v51:
// i2c_top
module i2c_top(
input clk, rst, newd, op, stretch,
input [6:0] addr,
input [7:0] din,
output [7:0] dout,
output busy,ack_err,
output done,
output sda, scl
);
Size in the first run: about 1200 flip-flops, about 33 I/O pins.
export LEC_CHECK = 0
export ABC_AREA = 1
export CAP_MARGIN = 20
export CELL_PAD_IN_SITES_DETAIL_PLACEMENT = 2
export CORE_MARGIN = 2
export CORE_UTILIZATION = 66
export CTS_CLUSTER_SIZE = 29
export GPL_ROUTABILITY_DRIVEN = 0
export GPL_TIMING_DRIVEN = 0
export HOLD_SLACK_MARGIN = 0.29
export MIN_ROUTING_LAYER = met2
export SLEW_MARGIN = 20
export TNS_END_PERCENT = 55
create_clock -name core_clock -period 6.8 [get_ports {clk}]
run.sh (not shown) runs the stock make flow with config.mk's settings and CLKGATE_MAP_FILE=.
v51: DPL-0033 in detailed placement (3_5_place_dp) -> run aborted
Changes in v1 relative to v51:
# v51
export LEC_CHECK = 0
export ABC_AREA = 1
export CAP_MARGIN = 20
export CELL_PAD_IN_SITES_DETAIL_PLACEMENT = 2
export CORE_MARGIN = 2
export CORE_UTILIZATION = 66
export CTS_CLUSTER_SIZE = 29
export GPL_ROUTABILITY_DRIVEN = 0
export GPL_TIMING_DRIVEN = 0
export HOLD_SLACK_MARGIN = 0.29
export MIN_ROUTING_LAYER = met2
export SLEW_MARGIN = 20
export TNS_END_PERCENT = 55
create_clock -name core_clock -period 6.8 [get_ports {clk}]
# v1
export LEC_CHECK = 0
export ABC_AREA = 1
export CAP_MARGIN = 20
export CORE_MARGIN = 2
export CORE_UTILIZATION = 72
export SETUP_SLACK_MARGIN = 0.45
export SLEW_MARGIN = 20
create_clock -name core_clock -period 2.87 [get_ports {clk}]
--- outcome ---
v1: done, clean on timing, DRC and antenna
Comparing v1 against v51, there is no change at all in cell count listed in synth_stat.txt.
v1 — pre-placement core utilization 6.3 points higher, v51 as reference
Die outline height: v1 < v51
Relative to v51, die width has decreased by 4.2% in v1.
v1 and v51 ended up with roughly the same fraction of the mapped netlist area in compound gates.
Between v1 and v51, the simple logic cell fraction of the synthesized area figures differ only marginally.
Reported for v51 and v1, share of the yosys chip area belonging to registers turned out identical to the last digit.
## Diff of input files: v56 against v1
# v1
export LEC_CHECK = 0
export ABC_AREA = 1
export CAP_MARGIN = 20
export CORE_MARGIN = 2
export CORE_UTILIZATION = 72
export SETUP_SLACK_MARGIN = 0.45
export SLEW_MARGIN = 20
create_clock -name core_clock -period 2.87 [get_ports {clk}]
# v56
export LEC_CHECK = 0
export ABC_AREA = 1
export CAP_MARGIN = 20
export CORE_MARGIN = 2
export CORE_UTILIZATION = 72
export CTS_CLUSTER_SIZE = 99
export SETUP_SLACK_MARGIN = 0.86
export SLEW_MARGIN = 20
create_clock -name core_clock -period 2.87 [get_ports {clk}]
### Flow results
v56: full flow OK, the timing, DRC and antenna checks passed
As far as cell count is concerned, v1 and v56 perform about the same.
In v56 the via count turned out about 1% higher than in v1.
Diff v1 -> v56: post-layout period usage of the worst path shrank by 4.8 points, part of the power in the clock network dropped 0.6 points.
diff inputs: v56 => v38
# v56
export LEC_CHECK = 0
export ABC_AREA = 1
export CAP_MARGIN = 20
export CORE_MARGIN = 2
export CORE_UTILIZATION = 72
export CTS_CLUSTER_SIZE = 99
export SETUP_SLACK_MARGIN = 0.86
export SLEW_MARGIN = 20
create_clock -name core_clock -period 2.87 [get_ports {clk}]
# v38
export LEC_CHECK = 0
export CAP_MARGIN = 20
export CORE_MARGIN = 2
export CORE_UTILIZATION = 72
export CTS_CLUSTER_DIAMETER = 395
export CTS_CLUSTER_SIZE = 15
export PLACE_DENSITY_LB_ADDON = 0.04
export SETUP_SLACK_MARGIN = 0.84
export SLEW_MARGIN = 20
create_clock -name core_clock -period 2.87 [get_ports {clk}]
Results
- v38 never completed; the flow aborted with a tool error in global routing (5_1_grt).
- Site row count, v56 and v38, lower one = v38.
- Diff v38..v56 | count of library flops with an enable pin | unchanged
- Summary of the comparison: count of mapped cells out of synthesis is lower in v38, relative to v56.
- Post-CTS setup repair buffer count grows by more than 100% when moving from v56 to v38.
- When the final numbers for v56 and v38 were put side by side, the vertical extent of the die turned out to be smaller in v38.
- v38 against v56: area fraction in compound gates after synthesis rose by 4.1 points; number of cells in the design after placement fell by 29%; xor/xnor share of the synthesized area rose by 0.52 points; floorplan die area fell by 2.3%.

---

main:
i2c_top again, from the RTL that the note above started with.
==> flow/design.v (excerpt) <==
module i2c_top(
input clk, rst, newd, op, stretch,
input [6:0] addr,
input [7:0] din,
output [7:0] dout,
output busy,ack_err,
output done,
output sda, scl
);
Settings: LEC_CHECK=0, ABC_AREA=0, CAP_MARGIN=5, CORE_MARGIN=2, CORE_UTILIZATION=72, CTS_CLUSTER_DIAMETER=81, CTS_CLUSTER_SIZE=15, SLEW_MARGIN=20; clock period 6.72 ns.
> inputs changed (main -> the feature branch)
- a change of CORE_UTILIZATION from 72 to 71
- a deleted ABC_AREA that had been 0
- a deleted CTS_CLUSTER_DIAMETER that had been 81
- a change of CAP_MARGIN from 5 to 20
- a deleted CTS_CLUSTER_SIZE that had been 15
- a change of the clock period (ns, I/O delays scaled along) from 6.72 to 5.14
==> comparison <==
- The feature branch went all the way through the flow, and no timing, DRC or antenna check failed.
- main → the feature branch: total power has increased; area of the die moved up; portion of total power attributed to sequential cells saw a decrease.
- Of the feature branch and main, the lower total combinational power belongs to main.

---

## alpha
i2c_top again, from the RTL that the note above started with.
Settings: LEC_CHECK=0, CAP_MARGIN=0, CORE_MARGIN=2, CORE_UTILIZATION=72, CTS_CLUSTER_DIAMETER=57, CTS_CLUSTER_SIZE=23, PLACE_DENSITY=0.35, SETUP_SLACK_MARGIN=0.85, SLEW_MARGIN=20; clock period 2.88 ns.
alpha never completed, since it errored out during global routing.
> inputs changed (alpha -> beta)
- CTS_CLUSTER_DIAMETER no longer set, was 57
- CTS_CLUSTER_SIZE no longer set, was 23
- PLACE_DENSITY no longer set, was 0.35
- SETUP_SLACK_MARGIN now 0.31, was 0.85
- CAP_MARGIN now 35, was 0
- the clock period (ns, I/O delays scaled along) now 3.15, was 2.88
Findings:
Looking only at HPWL after detailed placement, and setting everything else aside, the higher value of alpha and beta goes to beta. The sole clean run among alpha and beta is beta. alpha never completed, since it errored out during global routing. Placed instance count (beta vs. alpha) increases by a few percent. Any difference in synthesized netlist net count between beta and alpha is small enough to ignore. Going from alpha to beta, the worst slack at placement was found to have gone up by 0.088 ns. beta: number of buffers inserted during clock tree synthesis is 28 higher than what alpha reported. Taking alpha as the reference, in beta total of cells resized after clock tree synthesis saw a decrease; multiplexer share of the synthesized area held steady; routability congestion estimate from global placement went up by 3.3%; cell area after placement went down 0.50%; post-CTS repair timing setup buffer count has decreased.
Input changes introduced in gamma (baseline for comparison: beta):
- CAP_MARGIN now 20, was 35
- SETUP_SLACK_MARGIN no longer set, was 0.31
- HOLD_SLACK_MARGIN now 0.29, previously not set
- CORE_UTILIZATION now 22, was 72
- the clock period (ns, I/O delays scaled along) now 10.0, was 3.15
Results
The final reports for gamma and beta show global-route usage over all layers lower in the former. Worst slack on hold paths up 0.26 ns in gamma wrt beta. beta fits on a die that is smaller than the die of gamma. For count of non-CTS buffers in the layout, dividing the value from gamma by the value from beta gives 0.30. Compared gamma vs beta, and detailed-routing wirelength on met1 is up in gamma. In the flow results for gamma and beta, the half-perimeter wire length of the detailed placement result is larger on beta.
What delta does differently from gamma at the input level:
- MAX_ROUTING_LAYER newly set to met4
- HOLD_SLACK_MARGIN removed (was 0.29)
- ABC_AREA newly set to 1
- CORE_UTILIZATION changed from 22 to 40
--- outcome ---
- | setup slack | lower: gamma |
- For the total cells reported by yosys after synthesis, delta came in 2207 higher than gamma did.
- delta: sequential share of layout area higher than gamma
No activity file was given, so power comes from the tool's default toggle rates.
